[flow/constraint.sdc]
create_clock -name core_clock -period 7.86 [get_ports {i_clk}]
set_input_delay 1.5720 -clock core_clock [delete_from_list [all_inputs] [get_ports {i_clk}]]
set_output_delay 1.5720 -clock core_clock [all_outputs]
set_load 0.01 [all_outputs]
[flow/design.v]
module full_adder 
#(
    parameter DATA_WIDTH = 2
) 
(
    input  logic [DATA_WIDTH - 1:0] i_input1,
    input  logic [DATA_WIDTH - 1:0] i_input2,
    input  logic                    i_cin,
    output logic [DATA_WIDTH - 1:0] o_sum,
    output logic                    o_cout
);
    assign {o_cout, o_sum} = i_input1 + i_input2 + {1'b0, i_cin};
endmodule
module counter 
(
    input logic i_clk,
    input logic i_arstn,
    input logic i_valid,
    output logic [3:0] o_count
);
    always_ff @(posedge i_clk, negedge i_arstn) begin
        if (~ i_arstn) 
            o_count <= '0;
        else if (o_count == 4'd12)
            o_count <= '0;
        else if (i_valid)
            o_count <= o_count + 4'b1;
    end
endmodule
module i2b
(
    input  logic       i_clk,
    input  logic       i_arstn,
    input  logic       i_valid,
    input  logic       i_a,
    input  logic       i_b,
    output logic [1:0] o_sum,
    output logic       o_a,
    output logic       o_b
);
    logic s_a_ff1;
    logic s_a_ff2;
    logic s_b_ff1;
    logic s_b_ff2;
    logic s_A0;
    logic s_A1;
    logic s_B0;
    logic s_B1;
    logic s_carry_out;
    logic s_carry_in;
    assign s_A0 = s_a_ff1 & s_b_ff2;
    assign s_A1 = i_a     & s_b_ff2;
    assign s_B0 = s_a_ff2 & s_b_ff1;
    assign s_B1 = s_a_ff1 & s_b_ff1;
    always_ff @(posedge i_clk, negedge i_arstn) begin
        if (~ i_arstn) begin
            s_a_ff1    <= 1'b0;
            s_a_ff2    <= 1'b0;
            s_b_ff1    <= 1'b0;
            s_b_ff2    <= 1'b0;
            s_carry_in <= 1'b0;
        end
        else if (i_valid) begin
            s_a_ff1    <= i_a;
            s_a_ff2    <= s_a_ff1;
            s_b_ff1    <= i_b;
            s_b_ff2    <= s_b_ff1;
            s_carry_in <= s_carry_out;
        end
    end
    full_adder FA1 (
        .i_input1 ( {s_A1, s_A0} ),
        .i_input2 ( {s_B1, s_B0} ),
        .i_cin    ( s_carry_in   ),
        .o_sum    ( o_sum        ),
        .o_cout   ( s_carry_out  )
    );
    assign o_a = s_a_ff2;
    assign o_b = s_b_ff2;
endmodule
module t2b
(
    input  logic        i_clk,
    input  logic        i_arstn,
    input  logic        i_valid,
    input  logic        i_a,
    input  logic        i_b,
    output logic [1:0] o_sum,
    output logic       o_b
);
    logic s_a_ff1;
    logic s_b_ff1;
    logic s_A0;
    logic s_A1;
    logic s_B0;
    logic s_B1;
    logic s_carry_out;
    logic s_carry_in;
    assign s_A0 = s_a_ff1 & s_b_ff1;
    assign s_A1 = i_a     & s_b_ff1;
    assign s_B0 = 1'b0;
    assign s_B1 = s_a_ff1 & i_b;
    always_ff @(posedge i_clk, negedge i_arstn) begin
        if (~ i_arstn) begin
            s_a_ff1    <= 1'b0;
            s_b_ff1    <= 1'b0;
            s_carry_in <= 1'b0;
        end
        else if (i_valid) begin
            s_a_ff1    <= i_a;
            s_b_ff1    <= i_b;
            s_carry_in <= s_carry_out;
        end
    end
    full_adder FA0 (
        .i_input1 ( {s_A1, s_A0} ),
        .i_input2 ( {s_B1, s_B0} ),
        .i_cin    ( s_carry_in   ),
        .o_sum    ( o_sum        ),
        .o_cout   ( s_carry_out  )
    );
    assign o_b = s_b_ff1;
endmodule
module serial_mul
#(
    parameter DATA_WIDTH = 8    
)
(
    input  logic       i_clk,
    input  logic       i_arstn,
    input  logic       i_valid,
    input  logic       i_a,
    input  logic       i_b,
    output logic [1:0] o_product
);
    localparam N_OF_I2B = 1 + (DATA_WIDTH - 4)/2;  
    localparam N_OF_2FA = N_OF_I2B;                
    logic [1:0] s_i2b_sum [N_OF_I2B - 1:0];
    logic [1:0] s_t2b_sum;
    logic s_a [N_OF_I2B - 1:0];
    logic s_b [N_OF_I2B - 1:0];
    logic unused_s_b_i2b_out;
    logic [N_OF_2FA - 1:0] s_carry_in;
    logic [N_OF_2FA - 1:0] s_carry_out;
    logic [1:0] s_adder_sum_0;
    logic [1:0] s_adder_sum_1;
    logic [1:0] s_adder_sum_2;
    i2b I2B0 (
        .i_clk   ( i_clk              ),
        .i_arstn ( i_arstn            ),
        .i_valid ( i_valid            ),
        .i_a     ( i_a                ),
        .i_b     ( s_b[0]             ),
        .o_sum   ( s_i2b_sum[0]       ),
        .o_a     ( s_a[0]             ),
        .o_b     ( unused_s_b_i2b_out )
    );
    genvar i;
    generate
        for (i = 0; i < N_OF_I2B - 1; i++) begin : i2b_multipier
            i2b I2B_MODULE (
                .i_clk   ( i_clk            ),
                .i_arstn ( i_arstn          ),
                .i_valid ( i_valid          ),
                .i_a     ( s_a[i]           ),
                .i_b     ( s_b[i + 1]       ),
                .o_sum   ( s_i2b_sum[i + 1] ),
                .o_a     ( s_a[i + 1]       ),
                .o_b     ( s_b[i]           )
            );
        end
    endgenerate
    t2b T2B0 (
        .i_clk   ( i_clk             ),
        .i_arstn ( i_arstn           ),
        .i_valid ( i_valid           ),
        .i_a     ( s_a[N_OF_I2B - 1] ),
        .i_b     ( i_b               ),
        .o_sum   ( s_t2b_sum         ),
        .o_b     ( s_b[N_OF_I2B - 1] )
    );
    full_adder FA0_0 (
        .i_input1 ( s_i2b_sum[0]   ),
        .i_input2 ( s_i2b_sum[1]   ),
        .i_cin    ( s_carry_in[0]  ),
        .o_sum    ( s_adder_sum_0  ),
        .o_cout   ( s_carry_out[0] )
    );
    full_adder FA0_3 (
        .i_input1 ( s_i2b_sum[2]   ),
        .i_input2 ( s_t2b_sum      ),
        .i_cin    ( s_carry_in[1]  ),
        .o_sum    ( s_adder_sum_1  ),
        .o_cout   ( s_carry_out[1] )
    );
    full_adder FA1_0 (
        .i_input1 ( s_adder_sum_0  ),
        .i_input2 ( s_adder_sum_1  ),
        .i_cin    ( s_carry_in[2]  ),
        .o_sum    ( s_adder_sum_2  ),
        .o_cout   ( s_carry_out[2] )
    );
    always_ff @( posedge i_clk, negedge i_arstn ) begin
        if ( ~ i_arstn ) 
            s_carry_in <= '0;
        else if (i_valid) 
            s_carry_in <= s_carry_out;
    end
    assign o_product = s_adder_sum_2;
endmodule
module conv_top
#(
    parameter DATA_WIDTH  = 8,
    parameter KERNEL_SIZE = 25
)
(
    input  logic                     i_clk,
    input  logic                     i_arstn,
	input  logic                     i_arstn_perf,
	input  logic                     i_enable_count2,
    input  logic                     i_ready,
    input  logic                     i_valid,
    input  logic [KERNEL_SIZE - 1:0] i_bit_X,
    input  logic [KERNEL_SIZE - 1:0] i_bit_K,
    output logic [              1:0] o_conv,
    output logic                     o_ready,
    output logic                     o_valid,
	output logic [             31:0] o_perf_cycle_count,
	output logic [             31:0] o_perf_cycle_count2
);
    logic [3:0] s_count;
    logic s_valid_data_in;
    logic s_valid_data_out;
	logic [KERNEL_SIZE - 1:0] s_bit_X_delayed;
	logic [KERNEL_SIZE - 1:0] s_bit_K_delayed;
    logic [1:0] s_product [KERNEL_SIZE - 1:0];
    localparam N_OF_2FA = KERNEL_SIZE - 1;
    logic [N_OF_2FA - 1:0] s_carry_in;
    logic [N_OF_2FA - 1:0] s_carry_out;
    always_ff @(posedge i_clk, negedge i_arstn) begin
        if (~ i_arstn) begin
            s_bit_X_delayed <= '0;
            s_bit_K_delayed <= '0;
        end
        else if (s_valid_data_in) begin
            s_bit_X_delayed <= i_bit_X;
            s_bit_K_delayed <= i_bit_K;
        end
    end
    genvar i;
    generate
        for (i = 0; i < KERNEL_SIZE; i++) begin : serial_multipier
            serial_mul #(
                .DATA_WIDTH ( DATA_WIDTH )
            ) S_MUL0 (
                .i_clk     ( i_clk              ),
                .i_arstn   ( i_arstn            ),
                .i_valid   ( s_valid_data_in    ),
                .i_a       ( s_bit_X_delayed[i] ),
                .i_b       ( s_bit_K_delayed[i] ),
                .o_product ( s_product[i]       )
            );
        end
    endgenerate
    counter COUNT0 (
        .i_clk   ( i_clk           ),
        .i_arstn ( i_arstn         ),
        .i_valid ( s_valid_data_in ),
        .o_count ( s_count         )
    );
	assign s_valid_data_out = (s_count >= 4'd5) & (s_count <= 4'd12);
	always_ff @(posedge i_clk, negedge i_arstn_perf) begin
	    if (~ i_arstn_perf)
		    o_perf_cycle_count <= 32'b0;
		else if (s_valid_data_in)
		    o_perf_cycle_count <= o_perf_cycle_count + 32'b1;
	end
	always_ff @(posedge i_clk, negedge i_arstn_perf) begin
	     if (~ i_arstn_perf)
		    o_perf_cycle_count2 <= 32'b0;
		else if (i_enable_count2)
		    o_perf_cycle_count2 <= o_perf_cycle_count2 + 32'b1;
	end
    logic [1:0] s_sum_0;
    logic [1:0] s_sum_1;
    logic [1:0] s_sum_2;
    logic [1:0] s_sum_3;
    logic [1:0] s_sum_4;
    logic [1:0] s_sum_5;
    logic [1:0] s_sum_6;
    logic [1:0] s_sum_7;
    logic [1:0] s_sum_8;
    logic [1:0] s_sum_9;
    logic [1:0] s_sum_10;
    logic [1:0] s_sum_11;
    logic [1:0] s_sum_12;
    logic [1:0] s_sum_13;
    logic [1:0] s_sum_14;
    logic [1:0] s_sum_15;
    logic [1:0] s_sum_16;
    logic [1:0] s_sum_17;
    logic [1:0] s_sum_18;
    logic [1:0] s_sum_19;
    logic [1:0] s_sum_20;
    logic [1:0] s_sum_21;
    logic [1:0] s_sum_22;
    logic [1:0] s_sum_23;
    full_adder FA0_0 (
        .i_input1 ( s_product[0]    ),
        .i_input2 ( s_product[1]    ),
        .i_cin    ( s_carry_in[0]   ),
        .o_sum    ( s_sum_0         ),
        .o_cout   ( s_carry_out[0]  )
    );
    full_adder FA0_1 (
        .i_input1 ( s_product[2]    ),
        .i_input2 ( s_product[3]    ),
        .i_cin    ( s_carry_in[1]   ),
        .o_sum    ( s_sum_1         ),
        .o_cout   ( s_carry_out[1]  )
    );
    full_adder FA0_2 (
        .i_input1 ( s_product[4]    ),
        .i_input2 ( s_product[5]    ),
        .i_cin    ( s_carry_in[2]   ),
        .o_sum    ( s_sum_2         ),
        .o_cout   ( s_carry_out[2]  )
    );
    full_adder FA0_3 (
        .i_input1 ( s_product[6]    ),
        .i_input2 ( s_product[7]    ),
        .i_cin    ( s_carry_in[3]   ),
        .o_sum    ( s_sum_3         ),
        .o_cout   ( s_carry_out[3]  )
    );
    full_adder FA0_4 (
        .i_input1 ( s_product[8]    ),
        .i_input2 ( s_product[9]    ),
        .i_cin    ( s_carry_in[4]   ),
        .o_sum    ( s_sum_4         ),
        .o_cout   ( s_carry_out[4]  )
    );
    full_adder FA0_5 (
        .i_input1 ( s_product[10]   ),
        .i_input2 ( s_product[11]   ),
        .i_cin    ( s_carry_in[5]   ),
        .o_sum    ( s_sum_5         ),
        .o_cout   ( s_carry_out[5]  )
    );
    full_adder FA0_6 (
        .i_input1 ( s_product[12]   ),
        .i_input2 ( s_product[13]   ),
        .i_cin    ( s_carry_in[6]   ),
        .o_sum    ( s_sum_6         ),
        .o_cout   ( s_carry_out[6]  )
    );
    full_adder FA0_7 (
        .i_input1 ( s_product[14]   ),
        .i_input2 ( s_product[15]   ),
        .i_cin    ( s_carry_in[7]   ),
        .o_sum    ( s_sum_7         ),
        .o_cout   ( s_carry_out[7]  )
    );
    full_adder FA0_8 (
        .i_input1 ( s_product[16]   ),
        .i_input2 ( s_product[17]   ),
        .i_cin    ( s_carry_in[8]   ),
        .o_sum    ( s_sum_8         ),
        .o_cout   ( s_carry_out[8]  )
    );
    full_adder FA0_9 (
        .i_input1 ( s_product[18]   ),
        .i_input2 ( s_product[19]   ),
        .i_cin    ( s_carry_in[9]   ),
        .o_sum    ( s_sum_9         ),
        .o_cout   ( s_carry_out[9]  )
    );
    full_adder FA0_10 (
        .i_input1 ( s_product[20]   ),
        .i_input2 ( s_product[21]   ),
        .i_cin    ( s_carry_in[10]  ),
        .o_sum    ( s_sum_10        ),
        .o_cout   ( s_carry_out[10] )
    );
    full_adder FA0_11 (
        .i_input1 ( s_product[22]   ),
        .i_input2 ( s_product[23]   ),
        .i_cin    ( s_carry_in[11]  ),
        .o_sum    ( s_sum_11        ),
        .o_cout   ( s_carry_out[11] )
    );
    logic [1:0] s_last;
    assign s_last = s_product[24];  
    full_adder FA1_0 (
        .i_input1 ( s_sum_0         ),
        .i_input2 ( s_sum_1         ),
        .i_cin    ( s_carry_in[12]  ),
        .o_sum    ( s_sum_12        ),
        .o_cout   ( s_carry_out[12] )
    );
    full_adder FA1_1 (
        .i_input1 ( s_sum_2         ),
        .i_input2 ( s_sum_3         ),
        .i_cin    ( s_carry_in[13]  ),
        .o_sum    ( s_sum_13        ),
        .o_cout   ( s_carry_out[13] )
    );
    full_adder FA1_2 (
        .i_input1 ( s_sum_4         ),
        .i_input2 ( s_sum_5         ),
        .i_cin    ( s_carry_in[14]  ),
        .o_sum    ( s_sum_14        ),
        .o_cout   ( s_carry_out[14] )
    );
    full_adder FA1_3 (
        .i_input1 ( s_sum_6         ),
        .i_input2 ( s_sum_7         ),
        .i_cin    ( s_carry_in[15]  ),
        .o_sum    ( s_sum_15        ),
        .o_cout   ( s_carry_out[15] )
    );
    full_adder FA1_4 (
        .i_input1 ( s_sum_8         ),
        .i_input2 ( s_sum_9         ),
        .i_cin    ( s_carry_in[16]  ),
        .o_sum    ( s_sum_16        ),
        .o_cout   ( s_carry_out[16] )
    );
    full_adder FA1_5 (
        .i_input1 ( s_sum_10        ),
        .i_input2 ( s_sum_11        ),
        .i_cin    ( s_carry_in[17]  ),
        .o_sum    ( s_sum_17        ),
        .o_cout   ( s_carry_out[17] )
    );
    full_adder FA2_0 (
        .i_input1 ( s_sum_12        ),
        .i_input2 ( s_sum_13        ),
        .i_cin    ( s_carry_in[18]  ),
        .o_sum    ( s_sum_18        ),
        .o_cout   ( s_carry_out[18] )
    );
    full_adder FA2_1 (
        .i_input1 ( s_sum_14        ),
        .i_input2 ( s_sum_15        ),
        .i_cin    ( s_carry_in[19]  ),
        .o_sum    ( s_sum_19        ),
        .o_cout   ( s_carry_out[19] )
    );
    full_adder FA2_2 (
        .i_input1 ( s_sum_16        ),
        .i_input2 ( s_sum_17        ),
        .i_cin    ( s_carry_in[20]  ),
        .o_sum    ( s_sum_20        ),
        .o_cout   ( s_carry_out[20] )
    );
    full_adder FA3_0 (
        .i_input1 ( s_sum_18        ),
        .i_input2 ( s_sum_19        ),
        .i_cin    ( s_carry_in[21]  ),
        .o_sum    ( s_sum_21        ),
        .o_cout   ( s_carry_out[21] )
    );
    full_adder FA3_1 (
        .i_input1 ( s_sum_20        ),
        .i_input2 ( s_last          ),  
        .i_cin    ( s_carry_in[22]  ),
        .o_sum    ( s_sum_22        ),
        .o_cout   ( s_carry_out[22] )
    );
    full_adder FA4_0 (
        .i_input1 ( s_sum_21        ),
        .i_input2 ( s_sum_22        ),
        .i_cin    ( s_carry_in[23]  ),
        .o_sum    ( s_sum_23        ),  
        .o_cout   ( s_carry_out[23] )
    );
    assign o_conv = s_sum_23;
    always_ff @( posedge i_clk, negedge i_arstn ) begin
        if ( ~ i_arstn ) 
            s_carry_in <= '0;
        else if (s_valid_data_in) 
            s_carry_in <= s_carry_out;
    end
    typedef enum logic [2:0] {
        IDLE      = 3'd0,
        READ      = 3'd1,
        WAIT_RES  = 3'd2,
        READ_DONE = 3'd3,
        WRITE     = 3'd4,
        WRITE_DONE = 3'd5
    } state_t;
    state_t PS;
    state_t NS;
    always_ff @(posedge i_clk, negedge i_arstn) begin
        if (~ i_arstn)
            PS <= IDLE;
        else
            PS <= NS;
    end
    always_comb begin
        NS = PS;
        case (PS)
            IDLE: 
				if (i_valid) 
				    NS = READ;
            READ:   NS = WAIT_RES;
            WAIT_RES: 
				if (s_valid_data_out)
				    NS = WRITE;
                else
					NS = READ_DONE;
            READ_DONE: 
				if (~ i_valid)
				     NS = IDLE;
            WRITE:
				if (~ i_ready)
				    NS = WRITE_DONE;
            WRITE_DONE: 
				if (i_ready)
				    NS = IDLE;
            default: 
				    NS = PS;
        endcase
    end
    always_comb begin
        s_valid_data_in = 1'b0;
        o_ready         = 1'b0;
        o_valid         = 1'b0;
        case (PS)
            IDLE : o_ready         = 1'b1;
            READ : s_valid_data_in = 1'b1; 
            WRITE: o_valid         = 1'b1;
            default: begin
                s_valid_data_in = 1'b0;
                o_ready         = 1'b0;
                o_valid         = 1'b0;
            end
        endcase
    end
endmodule
[flow/run.sh]
#!/bin/bash
# the make line also repeats each setting of config.mk as NAME=value (left out here)
make -C /OpenROAD-flow-scripts/flow DESIGN_CONFIG=/design/flow/config.mk WORK_HOME=/design/flow/orfs CLKGATE_MAP_FILE= finish
[flow/config.mk]
export PLATFORM = sky130hd
export DESIGN_NAME = conv_top
export DESIGN_NICKNAME = conv_top
export VERILOG_FILES = /design/flow/design.v
export SDC_FILE = /design/flow/constraint.sdc
export NUM_CORES = 4
export LEC_CHECK = 0
export CAP_MARGIN = 20
export CORE_MARGIN = 2
export CORE_UTILIZATION = 58
export SETUP_SLACK_MARGIN = 2.3
export SLEW_MARGIN = 20
==> impl_metrics.json, run 1 <==
{
  "dieArea_sq_um": 64260,
  "ant_nets": 0,
  "ios": 124,
  "leakage_nw": 19.91,
  "syn2layout_area_growth_pct": 13.35,
  "cts_buffer_depth": 3,
  "fp_nets": 3106,
  "cp.arrival_ns": 6.10,
  "p_int_w": 0.01162,
  "rsz0062_at_grt": "true",
  "post_drt_wl_per_cell_um": 16.01,
  "top_cells_by_count": "dfrtp_1 (672), mux2_2 (525), fa_1 (373), and2_1 (324), inv_1 (239)",
  "setup_viol": 0,
  "ys_sh_aoi": 0.01230,
  "cts_made_buffers": 76,
  "crit_path_start": "serial_multipier[20].S_MUL0.I2B0.s_a_ff1$_DFFE_PN0P_",
  "die_w_um": 253.5,
  "log.warning_count": 45,
  "synth_cell_types": 32,
  "required_ns": 6.29,
  "comb-power_w": 0.00998,
  "finalMaxSlewViolations": 0,
  "power-top-group": "combinational cells",
  "cts_tree": "built",
  "ys.flops": 673,
  "design_area_sq_um": 40930,
  "synthFlopType": "dfrtp_1",
  "vias_per_cell": 5.193,
  "fin_nets": 3261,
  "ys_sh_adder": 0.2175,
  "cts_hold_buf": 0,
  "power_frac_clock": 0.188,
  "timing.fmax_ghz": 0.1303,
  "core_sq_um": 61600,
  "r2r_end": "s_carry_in[23]$_DFFE_PN0P_",
  "switching_share": 0.3806,
  "wl_mm": 59.14,
  "yosys-dominant-comb-family": "adder cells",
  "max_cap_violations": 0,
  "edf_count": 0,
  "antenna_found_initial": 0,
  "initial_core_util": 0.5862,
  "ir_worst_vdd_mv": 1.795,
  "cpMostUsedCell": "fa_1",
  "hpwl_mm": 40.19,
  "p_comb_frac": 0.532,
  "min_from": "o_perf_cycle_count[31]$_DFFE_PN0P_",
  "synthXorXnorAreaFrac": 0.01528,
  "crit_buf_inv": 7,
  "first_iter_violations": 983,
  "clock_skew_ns": 0.01596,
  "grt_usage": 0.1974,
  "pg_clk_w": 0.00352,
  "path_max_fanout": 4,
  "pg_seq_w": 0.00525,
  "hold_path_depth": 1,
  "postSynthSeqShare": 0.4665,
  "first_pass_iters": 7,
  "fin_crit_ns": 7.677,
  "hp-class": "reg -> reg",
  "rr_startpoint": "serial_multipier[20].S_MUL0.I2B0.s_a_ff1$_DFFE_PN0P_",
  "top_area_frac": 0.4657,
  "synth.cell_area_sq_um": 36110,
  "r2r_cells": 17,
  "critPathSlowestCell": "fa_2",
  "dp_worst_setup_slack_ns": 0.2426,
  "gp_congestion": 0.7966,
  "ys_sh_mux": 0.1640,
  "place_area_sq_um": 38200,
  "grt_pass1_wl_mm": 103.0,
  "seq_power_share": 0.280,
  "n_antenna_cell": 0,
  "cp.depth": 17,
  "cp_top_family": "adder cells",
  "reg2reg_setup_slack_ns": 2.33,
  "hold_violations": 0,
  "ys_async_sr_fraction": 1.000,
  "fin_crit_sh": 0.9767,
  "std_cell_rows": 91,
  "ys_cells": 2646,
  "hold_path_end": "o_perf_cycle_count[31]$_DFFE_PN0P_",
  "drc": 0,
  "power.switching_w": 0.007141,
  "crit_path_start_kind": "flop",
  "root_buffer": "clkbuf_16",
  "most_common_cell": "dfrtp_1",
  "clkSlewWorstSetupHoldPaths_ns": 0.06,
  "vias": 19180,
  "grt_max_degree": 199,
  "cts.sinks": 673,
  "insertion_delay_ns": 0.60,
  "path_class": "reg -> out",
  "worst_slew_pin_slew_ns": 1.070,
  "worstPathCellList": "and2_4 -> fa_1 -> inv_1 -> fa_1 -> fa_1 -> inv_1 -> fa_1 -> inv_2 -> fa_1 -> inv_1 -> fa_2 -> inv_2 -> fa_2 -> inv_2 -> fa_2 -> fa_2 -> buf_6",
  "yosys.area.top_type": "dfrtp_1",
  "outcome": "no timing/DRC/antenna violations",
  "layout_setup_ws_ns": 0.1834,
  "postSynthAreaPerCell_sq_um": 13.65,
  "netlist_instances": 2646,
  "endpoint": "o_conv[1]",
  "grt.overflow.total": 0,
  "simple_gate_area_frac": 0.08937,
  "yosysChipArea_sq_um": 36110,
  "port_buffers": 123,
  "cpPeakStageDelay_ns": 0.62,
  "endpoint_kind": "primary output",
  "first_global_vias": 21200,
  "relSlewSlack": 0.2864,
  "ys_warn_count": 9,
  "htreeDepth": 3,
  "yosys-top-cells-area": "dfrtp_1 (47%), fa_1 (21%), mux2_2 (16%)",
  "cellPowerDensity_nw_per_um2": 458.4,
  "die_h_um": 253.5
}
[layout make-up]
class / instances / area [sq um]
clock buffers: 124 / 2439
flip-flops and latches: 673 / 16850
multi-input cells: 1656 / 18060
repair buffers: 155 / 1560
clock inverters: 10 / 75.07
well taps: 837 / 1047
fillers: 4599 / 20670
inverters: 239 / 897.1
[per-layer routing]
layer  track usage  up-vias  share of wire
li1              -     8856              -
met1        0.2594    10060           0.44
met2        0.3431      169           0.51
met3       0.03216       98          0.028
met4       0.05258        0          0.022
met5             0        -              0
[through the flow]
stage	power, W	hold WS (ns)	setup TNS (ns)	cells	util
floorplan	0.01111	0.3487	0	2646	-
global placement	0.01400	0.4604	0	3541	0.6202
detailed placement	0.01441	0.4646	0	3541	0.6202
CTS	0.01880	0.4741	0	3686	0.6627
global route	0.02031	0.4912	-0.01506	3694	0.6644
finish	0.01876	0.4674	0	3694	0.6644
[repair_timing]
item,CTS,global route
buffers inserted,11,7
pin swaps,17,18
resized,20,13
setup endpoints to repair,3,3
==> run 2: changes to the inputs <==
CORE_MARGIN = 3   (was 2)
CORE_UTILIZATION = 66   (was 58)
CTS_CLUSTER_DIAMETER = 259   (was default)
GPL_ROUTABILITY_DRIVEN = 1   (was default)
MAX_ROUTING_LAYER = met4   (was default)
MIN_ROUTING_LAYER = met1   (was default)
PLACE_DENSITY_LB_ADDON = 0.01   (was default)
SETUP_SLACK_MARGIN = -0.16   (was 2.3)
SLEW_MARGIN = 30   (was 20)
TNS_END_PERCENT = 90   (was default)
clock period = 6.5 ns   (was 7.86 ns; I/O delays follow)
==> run 2 against run 1 <==
Now fails the layout checks on setup timing. Flip-flop count is the same. Die area is 10% lower. Wire length grew 5.3%. Register-to-register slack got worse by 1.4 ns. Largest power group unchanged.
==> impl_metrics.json, run 2 <==
{
  "fin_crit_ns": 7.489,
  "ant_nets": 0,
  "clock_skew_ns": 0.02099,
  "grt_usage": 0.2374,
  "cts.sinks": 673,
  "p_comb_frac": 0.544,
  "grt_pass1_wl_mm": 108.0,
  "cellPowerDensity_nw_per_um2": 524.8,
  "endpoint": "o_conv[1]",
  "fin_nets": 3585,
  "cts_buffer_depth": 3,
  "grt_max_degree": 209,
  "rsz0062_at_grt": "true",
  "most_common_cell": "dfrtp_1",
  "min_from": "o_perf_cycle_count2[28]$_DFFE_PN0P_",
  "fin_crit_sh": 1.152,
  "r2r_cells": 17,
  "so.violations": "setup timing",
  "ir_worst_vdd_mv": 1.364,
  "synthXorXnorAreaFrac": 0.01528,
  "cp_top_family": "adder cells",
  "seqCellArea_sq_um": 16850,
  "synth.cell_area_sq_um": 36110,
  "path_max_fanout": 2,
  "wl_mm": 62.30,
  "htreeDepth": 3,
  "die_h_um": 239.9,
  "vias_per_cell": 5.272,
  "crit_path_start": "serial_multipier[20].S_MUL0.I2B0.s_a_ff2$_DFFE_PN0P_",
  "edf_count": 0,
  "cp.depth": 17,
  "antenna_found_initial": 3,
  "root_buffer": "clkbuf_16",
  "ys_sh_adder": 0.2175,
  "ys_sh_aoi": 0.01230,
  "ys.flops": 673,
  "yosys-dominant-comb-family": "adder cells",
  "fp_nets": 3106,
  "hold_violations": 0,
  "syn2layout_area_growth_pct": 19.55,
  "outcome": "complete, but fails checks",
  "ys_async_sr_fraction": 1.000,
  "cp.arrival_ns": 6.19,
  "gp_congestion": 0.7804,
  "postSynthAreaPerCell_sq_um": 13.65,
  "timing.fmax_ghz": 0.1335,
  "first_pass_iters": 4,
  "insertion_delay_ns": 0.60,
  "die_w_um": 239.9,
  "ios": 124,
  "final-comb-area_sq_um": 18050,
  "initial_core_util": 0.6696,
  "hp-class": "reg -> reg",
  "grt.overflow.total": 0,
  "p_int_w": 0.01414,
  "reg2reg_setup_slack_ns": 0.89,
  "hold_path_depth": 1,
  "cts_made_buffers": 74,
  "hold_path_end": "o_perf_cycle_count2[28]$_DFFE_PN0P_",
  "top_area_frac": 0.4657,
  "yosys-top-cells-area": "dfrtp_1 (47%), fa_1 (21%), mux2_2 (16%)",
  "leakage_nw": 21.58,
  "place_area_sq_um": 40530,
  "crit_buf_inv": 7,
  "cpPeakStageDelay_ns": 0.56,
  "worstPathCellList": "and2_4 -> fa_1 -> inv_2 -> fa_1 -> fa_1 -> inv_2 -> fa_1 -> inv_2 -> fa_2 -> inv_2 -> fa_2 -> inv_2 -> fa_2 -> fa_1 -> inv_2 -> fa_1 -> buf_2",
  "pg_clk_w": 0.00425,
  "layout_setup_ws_ns": -0.9892,
  "power_frac_clock": 0.188,
  "drc": 0,
  "finalMaxSlewViolations": 0,
  "worst_slew_pin_slew_ns": 0.8832,
  "netlist_instances": 2646,
  "clkSlewWorstSetupHoldPaths_ns": 0.06,
  "final_cells": 3882,
  "design_area_sq_um": 43170,
  "dp.cells": 3739,
  "switching_share": 0.3759,
  "yosys.area.top_type": "dfrtp_1",
  "first_global_vias": 22760,
  "pg_seq_w": 0.00607,
  "power-top-group": "combinational cells",
  "first_iter_violations": 857,
  "setup-tns-final_ns": -1.532,
  "seq_power_share": 0.268,
  "finalPower_w": 0.02265,
  "std_cell_rows": 85,
  "synthFlopType": "dfrtp_1",
  "synth_cell_types": 32,
  "post_drt_wl_per_cell_um": 16.05,
  "power.switching_w": 0.008515,
  "critPathSlowestCell": "fa_1",
  "vias": 20470,
  "setup_viol": 2,
  "comb-power_w": 0.0123,
  "simple_gate_area_frac": 0.08937,
  "path_class": "reg -> out",
  "ys_warn_count": 9,
  "ys_sh_mux": 0.1640,
  "dieArea_sq_um": 57550,
  "r2r_end": "s_carry_in[23]$_DFFE_PN0P_",
  "top_cells_by_count": "dfrtp_1 (672), mux2_2 (525), fa_1 (373), and2_1 (324), inv_1 (239)",
  "hpwl_mm": 43.71,
  "max_cap_violations": 0,
  "required_ns": 5.20,
  "relSlewSlack": 0.4112,
  "postSynthSeqShare": 0.4665,
  "core_sq_um": 53920,
  "log.warning_count": 38,
  "port_buffers": 123,
  "dp_worst_setup_slack_ns": -0.8448,
  "n_fill_cell": 3155,
  "yosysChipArea_sq_um": 36110,
  "endpoint_kind": "primary output",
  "ys_cells": 2646,
  "rr_startpoint": "serial_multipier[20].S_MUL0.I2B0.s_a_ff2$_DFFE_PN0P_",
  "crit_path_start_kind": "flop",
  "cts_tree": "built"
}
-- run 2: routing by layer --
layer | track usage | wire length, um | vias to the layer above
met5 | - | 0 | -
met4 | 0.06211 | 1485 | 0
met3 | 0.03636 | 1639 | 120
met2 | 0.4020 | 32780 | 210
met1 | 0.3055 | 26390 | 10600
li1 | - | - | 9535
-- run 2: cell type report --
cell class	instances	share of cell area
Antenna cell	3	0.0001739
Clock buffer	111	0.05206
Clock inverter	23	0.005797
Inverter	239	0.02078
Multi-Input combinational cell	1656	0.4182
Sequential cell	673	0.3903
Tap cell	696	0.02017
Timing Repair Buffer	481	0.09258
-- run 2: timing repair --
action	in CTS	in global routing
hold buffers	0	0
pin swaps	10	25
setup buffers	0	4
setup endpoints to repair	2	2
gates resized	16	23
cloned	0	0
-- run 2: through the flow --
| step | utilization | hold slack (ns) |
|---|---|---|
| 2_1_floorplan | - | 0.3487 |
| 3_3_place_gp | 0.7516 | 0.4626 |
| 3_5_place_dp | 0.7516 | 0.4793 |
| 4_1_cts | 0.7980 | 0.4922 |
| 5_1_grt | 0.8006 | 0.5178 |
| 6_report | 0.8006 | 0.4889 |
==> run 3: changes to the inputs <==
CAP_MARGIN = 40   (was 20)
CELL_PAD_IN_SITES_DETAIL_PLACEMENT = 2   (was default)
CORE_ASPECT_RATIO = 0.98   (was default)
CORE_MARGIN = 10   (was 3)
CORE_UTILIZATION = 44   (was 66)
CTS_CLUSTER_DIAMETER = 290   (was 259)
CTS_CLUSTER_SIZE = 29   (was default)
GPL_ROUTABILITY_DRIVEN = 0   (was 1)
GPL_TIMING_DRIVEN = 0   (was default)
HOLD_SLACK_MARGIN = 0.27   (was default)
MIN_ROUTING_LAYER = met2   (was met1)
PLACE_DENSITY = 0.58   (was default)
PLACE_DENSITY_LB_ADDON = default   (was 0.01)
SLEW_MARGIN = 35   (was 30)
clock period = 8.83 ns   (was 6.5 ns; I/O delays follow)
==> run 3 against run 2 <==
Now clean on timing, DRC and antenna. Critical endpoint unchanged. Worst hold slack worse by 0.091 ns. Global-route usage rose by 7.6 points. Non-clock buffer count is 269 lower. Total power shrank 34%. Count of clock-buffer cells in the layout decreased by 74. Core utilization is 31 points lower.
==> impl_metrics.json, run 3 <==
{
  "outcome": "no timing/DRC/antenna violations",
  "endpoint_kind": "primary output",
  "endpoint": "o_conv[1]",
  "ant_nets": 0,
  "port_buffers": 123,
  "fin_nets": 3269,
  "finalMaxSlewViolations": 0,
  "synth_cell_types": 32,
  "cellPowerDensity_nw_per_um2": 377.4,
  "crit_buf_inv": 7,
  "cts_buffer_depth": 3,
  "hpwl_mm": 67.55,
  "worstPathCellList": "and2_1 -> fa_1 -> inv_1 -> fa_1 -> fa_1 -> inv_1 -> fa_1 -> inv_1 -> fa_1 -> inv_1 -> fa_1 -> fa_1 -> inv_1 -> fa_1 -> inv_1 -> fa_1 -> dlymetal6s2s_1",
  "ys_sh_mux": 0.1640,
  "postSynthSeqShare": 0.4665,
  "hold_violations": 0,
  "path_class": "reg -> out",
  "cp_top_family": "adder cells",
  "p_comb_frac": 0.570,
  "grt_usage": 0.3138,
  "r2r_end": "s_carry_in[23]$_DFFE_PN0P_",
  "final_cells": 3875,
  "yosysChipArea_sq_um": 36110,
  "timing.fmax_ghz": 0.1189,
  "crit_path_start_kind": "flop",
  "cpMostUsedCell": "fa_1",
  "seqCellArea_sq_um": 16840,
  "ir_worst_vdd_mv": 0.7200,
  "yosys.area.top_type": "dfrtp_1",
  "postSynthAreaPerCell_sq_um": 13.65,
  "top_area_frac": 0.4657,
  "grt.overflow.total": 0,
  "pg_clk_w": 0.00162,
  "cpPeakStageDelay_ns": 0.58,
  "relSlewSlack": 0.3970,
  "synth.cell_area_sq_um": 36110,
  "htreeDepth": 1,
  "ys_cells": 2646,
  "grt_max_degree": 79,
  "worst_slew_pin_slew_ns": 0.8963,
  "clkSlewWorstSetupHoldPaths_ns": 0.12,
  "power_frac_clock": 0.108,
  "path_max_fanout": 4,
  "die_w_um": 309.4,
  "rsz0062_at_grt": "false",
  "power.switching_w": 0.006706,
  "wl_mm": 92.55,
  "simple_gate_area_frac": 0.08937,
  "cts_hold_buf": 0,
  "post_drt_wl_per_cell_um": 23.88,
  "cts.sinks": 673,
  "r2r_cells": 17,
  "edf_count": 0,
  "power-top-group": "combinational cells",
  "vias": 27750,
  "leakage_nw": 19.34,
  "comb-power_w": 0.00854,
  "hold_path_end": "PS[2]$_DFF_PN0_",
  "log.warning_count": 29,
  "pg_seq_w": 0.00483,
  "core_sq_um": 80930,
  "fp_nets": 3106,
  "cp.depth": 17,
  "crit_path_start": "serial_multipier[20].S_MUL0.I2B0.s_b_ff1$_DFFE_PN0P_",
  "std_cell_rows": 103,
  "yosys-top-cells-area": "dfrtp_1 (47%), fa_1 (21%), mux2_2 (16%)",
  "syn2layout_area_growth_pct": 9.945,
  "die_h_um": 303.6,
  "root_buffer": "clkbuf_16",
  "seq_power_share": 0.322,
  "ys_warn_count": 9,
  "ys_sh_aoi": 0.01230,
  "netlist_instances": 2646,
  "yosys-dominant-comb-family": "adder cells",
  "vias_per_cell": 7.162,
  "hold_path_depth": 0,
  "cp.arrival_ns": 6.64,
  "p_int_w": 0.008277,
  "max_cap_violations": 0,
  "first_global_vias": 35800,
  "clock_skew_ns": 0.03006,
  "fin_crit_ns": 8.410,
  "insertion_delay_ns": 0.66,
  "cts_tree": "built",
  "cts_made_buffers": 27,
  "setup_viol": 0,
  "hp-class": "reg -> reg",
  "ys.flops": 673,
  "rr_startpoint": "serial_multipier[20].S_MUL0.I2B0.s_b_ff1$_DFFE_PN0P_",
  "ys_async_sr_fraction": 1.000,
  "critPathSlowestCell": "fa_1",
  "final-comb-area_sq_um": 18000,
  "switching_share": 0.4475,
  "first_iter_violations": 3091,
  "dp.cells": 3830,
  "drc": 0,
  "cts_setup_buffers": 0,
  "min_from": "PS[3]$_DFF_PN0_",
  "first_pass_iters": 5,
  "ios": 124,
  "reg2reg_setup_slack_ns": 2.85,
  "required_ns": 7.06,
  "initial_core_util": 0.4461,
  "setup-tns-final_ns": 0,
  "fin_crit_sh": 0.9524,
  "grt_pass1_wl_mm": 147.7,
  "n_fill_cell": 7583,
  "most_common_cell": "dfrtp_1",
  "antenna_found_initial": 1,
  "ys_sh_adder": 0.2175,
  "top_cells_by_count": "dfrtp_1 (672), mux2_2 (525), fa_1 (373), and2_1 (324), inv_1 (239)",
  "dieArea_sq_um": 93920,
  "synthXorXnorAreaFrac": 0.01528,
  "synthFlopType": "dfrtp_1"
}
run 3: cell type report:
type,count,share of cell area
Buffer,78,0.009424
Timing Repair Buffer,134,0.03776
Inverter,239,0.02260
Clock buffer,37,0.01797
Multi-Input combinational cell,1656,0.4535
Tap cell,1050,0.03309
Antenna cell,6,0.0003782
Sequential cell,673,0.4243
Clock inverter,2,0.0009771
run 3: per-stage QoR:
step	area (sq um)	total power [W]	setup slack, ns	utilization	hold slack, ns
2_1_floorplan	36110	0.009867	1.824	-	0.3487
3_3_place_gp	38650	0.01233	-21.70	0.4776	0.3586
3_5_place_dp	38920	0.01327	0.8487	0.4809	0.3749
4_1_cts	39670	0.01493	0.09288	0.4902	0.4029
5_1_grt	39690	0.01626	0.2327	0.4904	0.4170
6_report	39700	0.01498	0.4199	0.4905	0.3979
run 3: routing by layer:
layer | routed length (um) | GRT usage | part of all wire | vias to the layer above
met4 | 3827 | 0.03566 | 0.041 | 0
li1 | - | - | - | 8749
met2 | 54060 | 0.4003 | 0.58 | 8189
met1 | 0 | - | 0 | 10420
met5 | 0 | - | 0 | -
met3 | 34660 | 0.3681 | 0.37 | 394
run 3: what timing repair did:
action                                  CTS  global route
gates resized                             0             3
hold endpoints to repair                  0             0
endpoints found under the setup margin    0             1
==> run 4: changes to the inputs <==
ABC_AREA = 1   (was default)
CAP_MARGIN = 20   (was 40)
CELL_PAD_IN_SITES_DETAIL_PLACEMENT = default   (was 2)
CORE_ASPECT_RATIO = 0.93   (was 0.98)
CORE_MARGIN = 2   (was 10)
CORE_UTILIZATION = 72   (was 44)
CTS_CLUSTER_DIAMETER = 27   (was 290)
CTS_CLUSTER_SIZE = default   (was 29)
GPL_ROUTABILITY_DRIVEN = 1   (was 0)
GPL_TIMING_DRIVEN = default   (was 0)
HOLD_SLACK_MARGIN = default   (was 0.27)
MAX_ROUTING_LAYER = met5   (was met4)
MIN_ROUTING_LAYER = met1   (was met2)
PLACE_DENSITY = 0.39   (was 0.58)
SETUP_SLACK_MARGIN = 1.22   (was -0.16)
SLEW_MARGIN = 0   (was 35)
TNS_END_PERCENT = 100   (was 90)
clock period = 5.08 ns   (was 8.83 ns; I/O delays follow)
==> run 4 against run 3 <==
Now fails the layout checks on setup timing. Flip-flop count is the same. Area after synthesis is 3.3% higher. Core utilization is 44 points higher. Worst hold slack worse by 0.043 ns. Worst setup slack worse by 3.3 ns. Clock skew decreased by 0.0056 ns. Synthesized cell count up 57%. Total power up 150%. Count of clock-buffer cells in the layout increased by 170. Non-clock buffer count is 360 higher. Largest power group unchanged. Highest routed layer is now met5.
==> impl_metrics.json, run 4 <==
{
  "first_global_vias": 34510,
  "grt_usage": 0.4177,
  "cts_made_buffers": 151,
  "ant_nets": 0,
  "worst_slew_pin_slew_ns": 1.150,
  "core_sq_um": 51250,
  "ir_worst_vdd_mv": 2.001,
  "log.warning_count": 50,
  "so.violations": "setup timing",
  "ys.flops": 673,
  "required_ns": 4.06,
  "seq_power_share": 0.217,
  "setup-tns-final_ns": -6.816,
  "r2r_end": "s_carry_in[23]$_DFFE_PN0P_",
  "grt_max_degree": 277,
  "first_iter_violations": 4294,
  "timing.hold.ws_ns": 0.3545,
  "setup_viol": 6,
  "power_frac_clock": 0.283,
  "yosysChipArea_sq_um": 37310,
  "synth.cell_area_sq_um": 37310,
  "root_buffer": "clkbuf_16",
  "finalMaxSlewViolations": 0,
  "wl_mm": 121.6,
  "die_h_um": 223.5,
  "yosys.area.top_type": "dfrtp_1",
  "synth_cell_types": 37,
  "htreeDepth": 4,
  "hpwl_mm": 49.72,
  "crit_path_start_kind": "flop",
  "crit_path_start": "serial_multipier[18].S_MUL0.I2B0.s_a_ff1$_DFFE_PN0P_",
  "wl_met1_mm": 40.12,
  "port_buffers": 123,
  "cp_top_family": "adder cells",
  "top_area_frac": 0.4508,
  "fin_nets": 5205,
  "cp.arrival_ns": 6.94,
  "fin_crit_ns": 7.957,
  "critPathSlowestCell": "fa_1",
  "wl_met2_mm": 58.15,
  "netlist_instances": 4157,
  "n_fill_cell": 1702,
  "path_class": "reg -> out",
  "relSlewSlack": 0.2332,
  "antenna_found_initial": 10,
  "pg_seq_w": 0.00799,
  "fin_util": 0.9323,
  "r2r_cells": 17,
  "ios": 124,
  "ys_sh_aoi": 0.05339,
  "clkSlewWorstSetupHoldPaths_ns": 0.05,
  "leakage_nw": 26.73,
  "ys_cells": 4157,
  "worstPathCellList": "nand2_1 -> inv_1 -> fa_1 -> inv_1 -> fa_1 -> fa_1 -> inv_1 -> fa_1 -> fa_1 -> fa_2 -> fa_1 -> inv_1 -> fa_2 -> inv_2 -> fa_2 -> buf_6",
  "path_max_fanout": 2,
  "endpoint": "o_conv[1]",
  "ys_sh_mux": 0,
  "postSynthAreaPerCell_sq_um": 8.974,
  "dp.cells": 5271,
  "ys_async_sr_fraction": 1.000,
  "vias_per_cell": 6.001,
  "power.switching_w": 0.01524,
  "cts.sinks": 673,
  "fin_crit_sh": 1.566,
  "crit_buf_inv": 6,
  "cts_tree": "built",
  "comb-power_w": 0.0184,
  "outcome": "complete, but fails checks",
  "cp.depth": 16,
  "hp-class": "in -> async",
  "rsz0062_at_grt": "true",
  "max_cap_violations": 0,
  "most_common_cell": "nand2_1",
  "seqCellArea_sq_um": 16850,
  "switching_share": 0.4143,
  "clock_skew_ns": 0.02442,
  "ys_warn_count": 9,
  "postSynthSeqShare": 0.4515,
  "first_pass_iters": 10,
  "reg2reg_setup_slack_ns": -0.97,
  "final-comb-area_sq_um": 17130,
  "hold_violations": 0,
  "initial_core_util": 0.7279,
  "edf_count": 0,
  "std_cell_rows": 80,
  "pg_clk_w": 0.0104,
  "p_comb_frac": 0.499,
  "p_int_w": 0.02154,
  "drc": 0,
  "final_cells": 5571,
  "timing.fmax_ghz": 0.1257,
  "gp_congestion": 0.8722,
  "post_drt_wl_per_cell_um": 21.83,
  "wl_met3_mm": 12.77,
  "endpoint_kind": "primary output",
  "simple_gate_area_frac": 0.1827,
  "cpMostUsedCell": "fa_1",
  "fp_nets": 4617,
  "yosys-dominant-comb-family": "adder cells",
  "cts_hold_buf": 0,
  "yosys-top-cells-area": "dfrtp_1 (45%), fa_1 (20%), nand2_1 (16%)",
  "die_w_um": 240.0,
  "vias": 33430,
  "layout_setup_ws_ns": -2.877,
  "cts_buffer_depth": 3,
  "dieArea_sq_um": 53650,
  "top_layer_used": "met5",
  "top_cells_by_count": "nand2_1 (1,590), inv_1 (752), dfrtp_1 (672), fa_1 (373), o21ai_0 (258)",
  "cpPeakStageDelay_ns": 0.89,
  "grt.overflow.total": 0,
  "synthFlopType": "dfrtp_1",
  "synthXorXnorAreaFrac": 0.008217,
  "grt_pass1_wl_mm": 174.0,
  "finalPower_w": 0.03678,
  "power-top-group": "combinational cells",
  "insertion_delay_ns": 0.74,
  "syn2layout_area_growth_pct": 28.08,
  "ys_sh_adder": 0.2106,
  "cellPowerDensity_nw_per_um2": 769.7,
  "rr_startpoint": "serial_multipier[18].S_MUL0.I2B0.s_a_ff1$_DFFE_PN0P_"
}
[run 4: final cells by class]
cell class              count  area share
inverters                 755     0.05965
multi-input cells        2592      0.3586
diodes                      4   0.0002095
well taps                 697     0.01825
clock inverters            71     0.02205
flip-flops and latches    673      0.3526
repair buffers            572     0.09794
clock buffers             207     0.09074
[run 4: metrics by stage]
stage               setup WS [ns]  area (sq um)
floorplan                  -1.021         37330
global placement           -1.833         42110
detailed placement         -1.866         42110
CTS                        -2.248         47630
global route               -2.902         47770
finish                     -2.877         47780
[run 4: routing by layer]
metal | up-vias | GRT usage
met2 | 2725 | 0.7033
met3 | 965 | 0.09861
met5 | - | 0
li1 | 13510 | -
met1 | 16220 | 0.4893
met4 | 12 | 0.2519
[run 4: timing repair]
item,CTS,global route
pin swaps,72,66
cloned,0,0
resized,63,55
setup buffers,10,8
hold endpoints to repair,0,0
endpoints found under the setup margin,11,14
==> run 5: changes to the inputs <==
ABC_AREA = default   (was 1)
CAP_MARGIN = 15   (was 20)
CORE_ASPECT_RATIO = default   (was 0.93)
CORE_UTILIZATION = 69   (was 72)
CTS_CLUSTER_DIAMETER = default   (was 27)
CTS_CLUSTER_SIZE = 37   (was default)
GPL_ROUTABILITY_DRIVEN = default   (was 1)
MAX_ROUTING_LAYER = default   (was met5)
MIN_ROUTING_LAYER = default   (was met1)
PLACE_DENSITY = default   (was 0.39)
SETUP_SLACK_MARGIN = default   (was 1.22)
SLEW_MARGIN = 20   (was 0)
TNS_END_PERCENT = default   (was 100)
clock period = 9.79 ns   (was 5.08 ns; I/O delays follow)
==> run 5 against run 4 <==
The run now finishes clean. Critical path depth increased by 1. Core utilization down 15 points. Clock skew shrank 0.0065 ns. Count of clock-buffer cells in the layout down 92. Clock power down 74%. Die area rose by 0.98%. Worst setup slack gained 4.1 ns. Worst hold slack improved by 0.12 ns. Synthesized cell count shrank 36%. Via count down 42%. Wire length down 52%. Register-to-register slack better by 5.0 ns. Highest routed layer unchanged.
==> impl_metrics.json, run 5 <==
{
  "outcome": "no timing/DRC/antenna violations",
  "ys_warn_count": 9,
  "p_int_w": 0.008594,
  "layout_setup_ws_ns": 1.192,
  "synth_cell_types": 32,
  "reg2reg_setup_slack_ns": 4.06,
  "finalMaxSlewViolations": 0,
  "fin_util": 0.7835,
  "top_cells_by_count": "dfrtp_1 (672), mux2_2 (525), fa_1 (373), and2_1 (324), inv_1 (239)",
  "grt_max_degree": 213,
  "initial_core_util": 0.7010,
  "fp_nets": 3106,
  "cts.sinks": 673,
  "grt_pass1_wl_mm": 104.0,
  "cts_made_buffers": 72,
  "fin_nets": 3239,
  "synth.cell_area_sq_um": 36110,
  "min_from": "o_perf_cycle_count[31]$_DFFE_PN0P_",
  "log.warning_count": 35,
  "hold_violations": 0,
  "cpPeakStageDelay_ns": 0.57,
  "dp_worst_setup_slack_ns": 1.798,
  "cts_tree": "built",
  "fin_crit_ns": 8.598,
  "synthFlopType": "dfrtp_1",
  "seq_power_share": 0.306,
  "vias": 19230,
  "netlist_instances": 2646,
  "vias_per_cell": 5.474,
  "ir_worst_vdd_mv": 1.013,
  "die_w_um": 232.8,
  "power-top-group": "combinational cells",
  "ys.flops": 673,
  "cpMostUsedCell": "fa_1",
  "insertion_delay_ns": 0.60,
  "hp-class": "reg -> reg",
  "top_area_frac": 0.4657,
  "hold_path_depth": 1,
  "cp.arrival_ns": 6.64,
  "switching_share": 0.3843,
  "dieArea_sq_um": 54170,
  "ys_async_sr_fraction": 1.000,
  "rr_startpoint": "serial_multipier[11].S_MUL0.I2B0.s_a_ff1$_DFFE_PN0P_",
  "die_h_um": 232.8,
  "clock_skew_ns": 0.01792,
  "root_buffer": "clkbuf_16",
  "n_fill_cell": 3114,
  "comb-power_w": 0.00696,
  "relSlewSlack": 0.2652,
  "cts_setup_buffers": 0,
  "first_iter_violations": 846,
  "endpoint_kind": "primary output",
  "yosysChipArea_sq_um": 36110,
  "leakage_nw": 19.75,
  "ys_sh_adder": 0.2175,
  "pg_seq_w": 0.00427,
  "r2r_end": "s_carry_in[23]$_DFFE_PN0P_",
  "fin_crit_sh": 0.8782,
  "crit_buf_inv": 7,
  "post_drt_wl_per_cell_um": 16.78,
  "post_cts_resized": 0,
  "cp_top_family": "adder cells",
  "ys_sh_mux": 0.1640,
  "port_buffers": 123,
  "setup_viol": 0,
  "yosys-dominant-comb-family": "adder cells",
  "core_sq_um": 51510,
  "rsz0062_at_grt": "false",
  "final_cells": 3513,
  "dp.cells": 3385,
  "hpwl_mm": 40.03,
  "postSynthAreaPerCell_sq_um": 13.65,
  "path_max_fanout": 4,
  "clkSlewWorstSetupHoldPaths_ns": 0.06,
  "crit_path_start": "serial_multipier[11].S_MUL0.I2B0.s_a_ff1$_DFFE_PN0P_",
  "pg_clk_w": 0.00273,
  "synthXorXnorAreaFrac": 0.01528,
  "postSynthSeqShare": 0.4665,
  "crit_path_start_kind": "flop",
  "first_global_vias": 21710,
  "setup-tns-final_ns": 0,
  "worst_slew_pin_slew_ns": 1.102,
  "p_comb_frac": 0.499,
  "first_pass_iters": 4,
  "endpoint": "o_conv[1]",
  "most_common_cell": "dfrtp_1",
  "ant_nets": 0,
  "grt.overflow.total": 0,
  "timing.hold.ws_ns": 0.4787,
  "power.switching_w": 0.005364,
  "cts_hold_buf": 0,
  "ys_sh_aoi": 0.01230,
  "edf_count": 0,
  "grt_usage": 0.2375,
  "hold_path_end": "o_perf_cycle_count[31]$_DFFE_PN0P_",
  "syn2layout_area_growth_pct": 11.77,
  "ios": 124,
  "power_frac_clock": 0.195,
  "max_cap_violations": 0,
  "wl_mm": 58.93,
  "antenna_found_initial": 3,
  "r2r_cells": 17,
  "gp_congestion": 0.7878,
  "std_cell_rows": 83,
  "n_antenna_cell": 0,
  "cellPowerDensity_nw_per_um2": 345.9,
  "cp.depth": 17,
  "yosys.area.top_type": "dfrtp_1",
  "timing.fmax_ghz": 0.1163,
  "worstPathCellList": "and2_1 -> fa_1 -> inv_1 -> fa_1 -> inv_1 -> fa_1 -> inv_1 -> fa_1 -> inv_1 -> fa_1 -> inv_1 -> fa_1 -> inv_1 -> fa_1 -> fa_1 -> fa_1 -> clkdlybuf4s50_1",
  "required_ns": 7.83,
  "drc": 0,
  "critPathSlowestCell": "fa_1",
  "simple_gate_area_frac": 0.08937,
  "ys_cells": 2646,
  "cts_buffer_depth": 3,
  "yosys-top-cells-area": "dfrtp_1 (47%), fa_1 (21%), mux2_2 (16%)",
  "path_class": "reg -> out",
  "htreeDepth": 3
}
==> run 5: area by class of cell <==
cell class              count  area [sq um]  area share
multi-input cells        1656         18000      0.4460
well taps                 680         850.8     0.02108
repair buffers            137          1365     0.03383
clock inverters            13         147.6    0.003658
clock buffers             115          2250     0.05575
flip-flops and latches    673         16850      0.4174
inverters                 239         897.1     0.02223
==> run 5: metal layers <==
layer | routed length, um | GRT usage | up-vias | share of wire
met5 | 38 | 0 | - | 0.00064
met4 | 1248 | 0.05852 | 6 | 0.021
met3 | 1637 | 0.03897 | 104 | 0.028
met2 | 30990 | 0.4111 | 193 | 0.53
met1 | 25010 | 0.3180 | 10100 | 0.42
li1 | - | - | 8825 | -
==> run 5: stage by stage <==
stage | cell area [sq um] | total power [W]
5_1_grt | 40360 | 0.01516
4_1_cts | 40350 | 0.01426
3_3_place_gp | 37960 | 0.01092
3_5_place_dp | 37960 | 0.01143
6_report | 40360 | 0.01396
2_1_floorplan | 36110 | 0.008939
==> run 6: changes to the inputs <==
ABC_AREA = 1   (was default)
CAP_MARGIN = 20   (was 15)
CORE_MARGIN = 3   (was 2)
CORE_UTILIZATION = 40   (was 69)
CTS_CLUSTER_SIZE = default   (was 37)
GPL_TIMING_DRIVEN = 0   (was default)
HOLD_SLACK_MARGIN = 0.12   (was default)
SLEW_MARGIN = 35   (was 20)
clock period = 5.68 ns   (was 9.79 ns; I/O delays follow)
==> run 6 against run 5 <==
Count of clock-buffer cells in the layout fell by 4. Critical path type unchanged. Register-to-register slack got worse by 3.7 ns. First-iteration DRC count rose by 140%. Clock skew rose by 0.0083 ns. Wire length rose by 61%. The layout now fails its checks (setup timing).
==> impl_metrics.json, run 6 <==
{
  "ys_sh_adder": 0.2106,
  "cellPowerDensity_nw_per_um2": 566.9,
  "postSynthSeqShare": 0.4515,
  "fin_crit_sh": 1.284,
  "ys_warn_count": 9,
  "cp.arrival_ns": 6.16,
  "cp.depth": 18,
  "first_iter_violations": 1989,
  "grt_use_met3": 0.03917,
  "p_int_w": 0.01413,
  "path_max_fanout": 2,
  "worstPathCellList": "nand2_1 -> inv_2 -> fa_1 -> inv_1 -> fa_1 -> fa_1 -> inv_1 -> fa_1 -> inv_2 -> fa_2 -> inv_2 -> fa_2 -> inv_2 -> fa_2 -> inv_2 -> fa_2 -> fa_2 -> buf_6",
  "n_fill_cell": 8839,
  "grt_max_degree": 79,
  "insertion_delay_ns": 0.63,
  "comb-power_w": 0.0121,
  "ios": 124,
  "most_common_cell": "nand2_1",
  "first_pass_iters": 5,
  "ys_async_sr_fraction": 1.000,
  "so.violations": "setup timing",
  "ant_nets": 0,
  "power-top-group": "combinational cells",
  "pg_seq_w": 0.00727,
  "port_buffers": 123,
  "power.switching_w": 0.01028,
  "worst_slew_pin_slew_ns": 0.8376,
  "yosys.area.top_type": "dfrtp_1",
  "cts_hold_buf": 0,
  "synthFlopType": "dfrtp_1",
  "r2r_cells": 19,
  "switching_share": 0.4211,
  "required_ns": 4.54,
  "edf_count": 0,
  "cpPeakStageDelay_ns": 0.64,
  "yosysChipArea_sq_um": 37310,
  "power_frac_clock": 0.205,
  "die_h_um": 311.4,
  "hpwl_mm": 66.80,
  "std_cell_rows": 111,
  "timing.fmax_ghz": 0.1371,
  "first_global_vias": 27890,
  "cts.sinks": 673,
  "p_comb_frac": 0.497,
  "drc": 0,
  "finalPower_w": 0.02441,
  "reg2reg_setup_slack_ns": 0.31,
  "antenna_found_initial": 4,
  "leakage_nw": 23.82,
  "outcome": "complete, but fails checks",
  "final_cells": 5686,
  "setup-tns-final_ns": -2.807,
  "layout_setup_ws_ns": -1.615,
  "netlist_instances": 4157,
  "hold_violations": 0,
  "gp_congestion": 0.8195,
  "ys_cells": 4157,
  "crit_path_start_kind": "flop",
  "cts_made_buffers": 77,
  "cts_buffer_depth": 3,
  "clkSlewWorstSetupHoldPaths_ns": 0.06,
  "rsz0062_at_grt": "true",
  "wl_mm": 95.04,
  "clock_skew_ns": 0.02618,
  "use_met1": 0.2760,
  "vias": 26860,
  "synth_cell_types": 37,
  "yosys-dominant-comb-family": "adder cells",
  "endpoint": "o_conv[1]",
  "min_from": "PS[3]$_DFF_PN0_",
  "simple_gate_area_frac": 0.1827,
  "vias_per_cell": 4.724,
  "path_class": "reg -> out",
  "ys.flops": 673,
  "fin_nets": 4846,
  "synthXorXnorAreaFrac": 0.008217,
  "seq_power_share": 0.298,
  "grt_pass1_wl_mm": 154.2,
  "use_met2": 0.3297,
  "crit_path_start": "serial_multipier[20].S_MUL0.I2B0.s_a_ff1$_DFFE_PN0P_",
  "post_drt_wl_per_cell_um": 16.71,
  "pg_clk_w": 0.00501,
  "fp_nets": 4617,
  "dieArea_sq_um": 96960,
  "critPathSlowestCell": "fa_2",
  "busiest_layer": "met2",
  "crit_buf_inv": 8,
  "grt_usage": 0.2019,
  "initial_core_util": 0.4051,
  "core_sq_um": 92080,
  "finalMaxSlewViolations": 0,
  "fin_crit_ns": 7.295,
  "cts_tree": "built",
  "die_w_um": 311.4,
  "hp-class": "reg -> reg",
  "setup_viol": 2,
  "grt.overflow.total": 0,
  "cp_top_family": "adder cells",
  "hold_path_end": "PS[2]$_DFF_PN0_",
  "htreeDepth": 3,
  "rr_startpoint": "serial_multipier[20].S_MUL0.I2B0.s_a_ff1$_DFFE_PN0P_",
  "r2r_end": "s_carry_in[23]$_DFFE_PN0P_",
  "ir_worst_vdd_mv": 1.043,
  "top_area_frac": 0.4508,
  "max_cap_violations": 0,
  "relSlewSlack": 0.4416,
  "syn2layout_area_growth_pct": 15.42,
  "ys_sh_mux": 0,
  "root_buffer": "clkbuf_16",
  "top_cells_by_count": "nand2_1 (1,590), inv_1 (752), dfrtp_1 (672), fa_1 (373), o21ai_0 (258)",
  "postSynthAreaPerCell_sq_um": 8.974,
  "endpoint_kind": "primary output",
  "dp.cells": 5532,
  "ys_sh_aoi": 0.05339,
  "yosys-top-cells-area": "dfrtp_1 (45%), fa_1 (20%), nand2_1 (16%)",
  "synth.cell_area_sq_um": 37310,
  "hold_path_depth": 0,
  "log.warning_count": 32
}
run 6: layout make-up:
class / instances / area (sq um) / area share
multi-input combinational: 2592 / 17010 / 0.3951
clock buffer: 111 / 2267 / 0.05265
tap: 1243 / 1555 / 0.03612
clock inverter: 24 / 256.5 / 0.005957
antenna: 1 / 2.502 / 0.00005812
inverter: 755 / 2836 / 0.06587
buffer: 137 / 666.9 / 0.01549
timing repair buffer: 150 / 1619 / 0.03760
sequential: 673 / 16840 / 0.3912
run 6: timing repair:
action                     4_1_cts  5_1_grt
setup buffers                    9        9
pin swaps                       18       27
resized                         24        8
setup endpoints to repair        2        2
run 6: metal layers:
layer  up-vias  part of all wire
met5         -           0.00014
met4         2             0.027
met3       138             0.058
met2       565              0.47
met1     13410              0.44
li1      12740                 -
run 6: metrics by stage:
stage                       util  hold slack [ns]  area, sq um  setup slack, ns
final                     0.4676           0.3961        43060           -1.615
after global placement    0.4355           0.3833        40100           -25.10
after global routing      0.4676           0.4022        43060           -1.813
after detailed placement  0.4383           0.3881        40360           -1.518
after floorplan                -           0.3745        37320          -0.5412
after CTS                 0.4667           0.3811        42970           -1.711
==> run 7: changes to the inputs <==
CORE_MARGIN = 2   (was 3)
CORE_UTILIZATION = 72   (was 40)
GPL_TIMING_DRIVEN = default   (was 0)
HOLD_SLACK_MARGIN = default   (was 0.12)
SLEW_MARGIN = 20   (was 35)
clock period = 6.05 ns   (was 5.68 ns; I/O delays follow)
==> run 7 against run 6 <==
The layout still fails its checks (setup timing). Register-to-register slack improved by 0.31 ns. Total power fell by 1.6%. Flip-flop count unchanged. Combinational power increased by 6%. Critical endpoint unchanged.
==> impl_metrics.json, run 7 <==
{
  "core_sq_um": 51300,
  "ys_sh_mux": 0,
  "wl_met2_mm": 39.13,
  "switching_share": 0.3994,
  "ant_nets": 0,
  "fin_util": 0.8646,
  "root_buffer": "clkbuf_16",
  "vias": 27340,
  "wl_mm": 75.55,
  "rr_startpoint": "serial_multipier[11].S_MUL0.I2B0.s_a_ff1$_DFFE_PN0P_",
  "htreeDepth": 3,
  "finalMaxSlewViolations": 0,
  "worstPathCellList": "nand2_1 -> inv_1 -> fa_1 -> inv_1 -> fa_1 -> inv_1 -> fa_1 -> inv_1 -> fa_1 -> inv_1 -> fa_1 -> inv_1 -> fa_1 -> inv_1 -> fa_2 -> fa_1 -> fa_1 -> buf_6",
  "path_max_fanout": 2,
  "yosys-top-cells-area": "dfrtp_1 (45%), fa_1 (20%), nand2_1 (16%)",
  "crit_path_start": "serial_multipier[11].S_MUL0.I2B0.s_a_ff1$_DFFE_PN0P_",
  "clkSlewWorstSetupHoldPaths_ns": 0.07,
  "path_class": "reg -> out",
  "postSynthAreaPerCell_sq_um": 8.974,
  "reg2reg_setup_slack_ns": 0.62,
  "cts_buffer_depth": 3,
  "ys.flops": 673,
  "worst_slew_pin_slew_ns": 1.169,
  "first_pass_iters": 5,
  "r2r_cells": 19,
  "hold_violations": 0,
  "hpwl_mm": 48.06,
  "dp_worst_setup_slack_ns": -1.061,
  "die_h_um": 231.6,
  "endpoint_kind": "primary output",
  "so.violations": "setup timing",
  "grt_max_degree": 294,
  "fin_nets": 5068,
  "postSynthSeqShare": 0.4515,
  "cp.arrival_ns": 6.04,
  "cts.sinks": 673,
  "cts_made_buffers": 71,
  "power-top-group": "combinational cells",
  "top_cells_by_count": "nand2_1 (1,590), inv_1 (752), dfrtp_1 (672), fa_1 (373), o21ai_0 (258)",
  "setup_viol": 2,
  "fin_crit_sh": 1.198,
  "hp-class": "reg -> reg",
  "dp.cells": 5213,
  "leakage_nw": 25.22,
  "hold_path_end": "serial_multipier[14].S_MUL0.T2B0.s_carry_in$_DFFE_PN0P_",
  "netlist_instances": 4157,
  "timing.hold.ws_ns": 0.4785,
  "log.warning_count": 48,
  "fin_crit_ns": 7.250,
  "port_buffers": 123,
  "ios": 124,
  "ir_worst_vdd_mv": 1.587,
  "cp.depth": 18,
  "cpPeakStageDelay_ns": 0.58,
  "grt_usage": 0.3002,
  "relSlewSlack": 0.2205,
  "synthFlopType": "dfrtp_1",
  "p_int_w": 0.01443,
  "required_ns": 4.84,
  "pg_seq_w": 0.00653,
  "synthXorXnorAreaFrac": 0.008217,
  "die_w_um": 231.6,
  "rsz0062_at_grt": "true",
  "seq_power_share": 0.272,
  "ys_warn_count": 9,
  "initial_core_util": 0.7272,
  "yosys-dominant-comb-family": "adder cells",
  "edf_count": 0,
  "endpoint": "o_conv[1]",
  "first_iter_violations": 1978,
  "comb-power_w": 0.0128,
  "ys_cells": 4157,
  "critPathSlowestCell": "fa_1",
  "min_from": "serial_multipier[14].S_MUL0.T2B0.s_carry_in$_DFFE_PN0P_",
  "p_comb_frac": 0.532,
  "layout_setup_ws_ns": -1.200,
  "n_antenna_cell": 0,
  "first_global_vias": 28890,
  "ys_sh_adder": 0.2106,
  "power_frac_clock": 0.197,
  "cts_hold_buf": 0,
  "grt_pass1_wl_mm": 131.5,
  "final_cells": 5345,
  "gp_congestion": 0.8413,
  "cellPowerDensity_nw_per_um2": 541.8,
  "yosys.area.top_type": "dfrtp_1",
  "n_fill_cell": 2854,
  "synth_cell_types": 37,
  "power.switching_w": 0.009598,
  "insertion_delay_ns": 0.62,
  "simple_gate_area_frac": 0.1827,
  "top_area_frac": 0.4508,
  "wl_met3_mm": 2.785,
  "drc": 0,
  "antenna_found_initial": 0,
  "finalPower_w": 0.02403,
  "post_drt_wl_per_cell_um": 14.13,
  "ys_sh_aoi": 0.05339,
  "wl_met1_mm": 31.67,
  "synth.cell_area_sq_um": 37310,
  "grt.overflow.total": 0,
  "crit_buf_inv": 8,
  "syn2layout_area_growth_pct": 18.90,
  "std_cell_rows": 83,
  "pg_clk_w": 0.00472,
  "cp_top_family": "adder cells",
  "yosysChipArea_sq_um": 37310,
  "r2r_end": "s_carry_in[23]$_DFFE_PN0P_",
  "crit_path_start_kind": "flop",
  "top_layer_used": "met4",
  "outcome": "complete, but fails checks",
  "max_cap_violations": 0,
  "fp_nets": 4617,
  "most_common_cell": "nand2_1",
  "hold_path_depth": 2,
  "clock_skew_ns": 0.01447,
  "timing.fmax_ghz": 0.1379,
  "ys_async_sr_fraction": 1.000,
  "vias_per_cell": 5.115,
  "dieArea_sq_um": 53650,
  "cpMostUsedCell": "fa_1",
  "cts_tree": "built"
}
[run 7: area by class of cell]
cell class                      instances  area (sq um)  area share
Clock buffer                          108          2271     0.05120
Clock inverter                         22         296.5    0.006685
Inverter                              755          2850     0.06426
Multi-Input combinational cell       2592         16990      0.3830
Sequential cell                       673         16850      0.3798
Tap cell                              680         850.8     0.01918
Timing Repair Buffer                  515          4252     0.09585
[run 7: metrics by stage]
stage	setup TNS, ns	area [sq um]
2_1_floorplan	-0.2452	37320
3_3_place_gp	-1.593	41760
3_5_place_dp	-1.678	41760
4_1_cts	-2.071	44350
5_1_grt	-2.322	44360
6_report	-2.017	44360
[run 7: layer usage]
metal,vias up,global-route usage
li1,13180,-
met1,13530,0.3940
met2,502,0.5279
met3,133,0.04318
met4,0,0.08554
met5,-,0
[run 7: what timing repair did]
action,in CTS,in global routing
resized,17,1
pin swaps,3,0
buffers inserted,1,1
setup endpoints to repair,2,2
Power figures rest on the tool's default switching activity, not on a simulated workload.
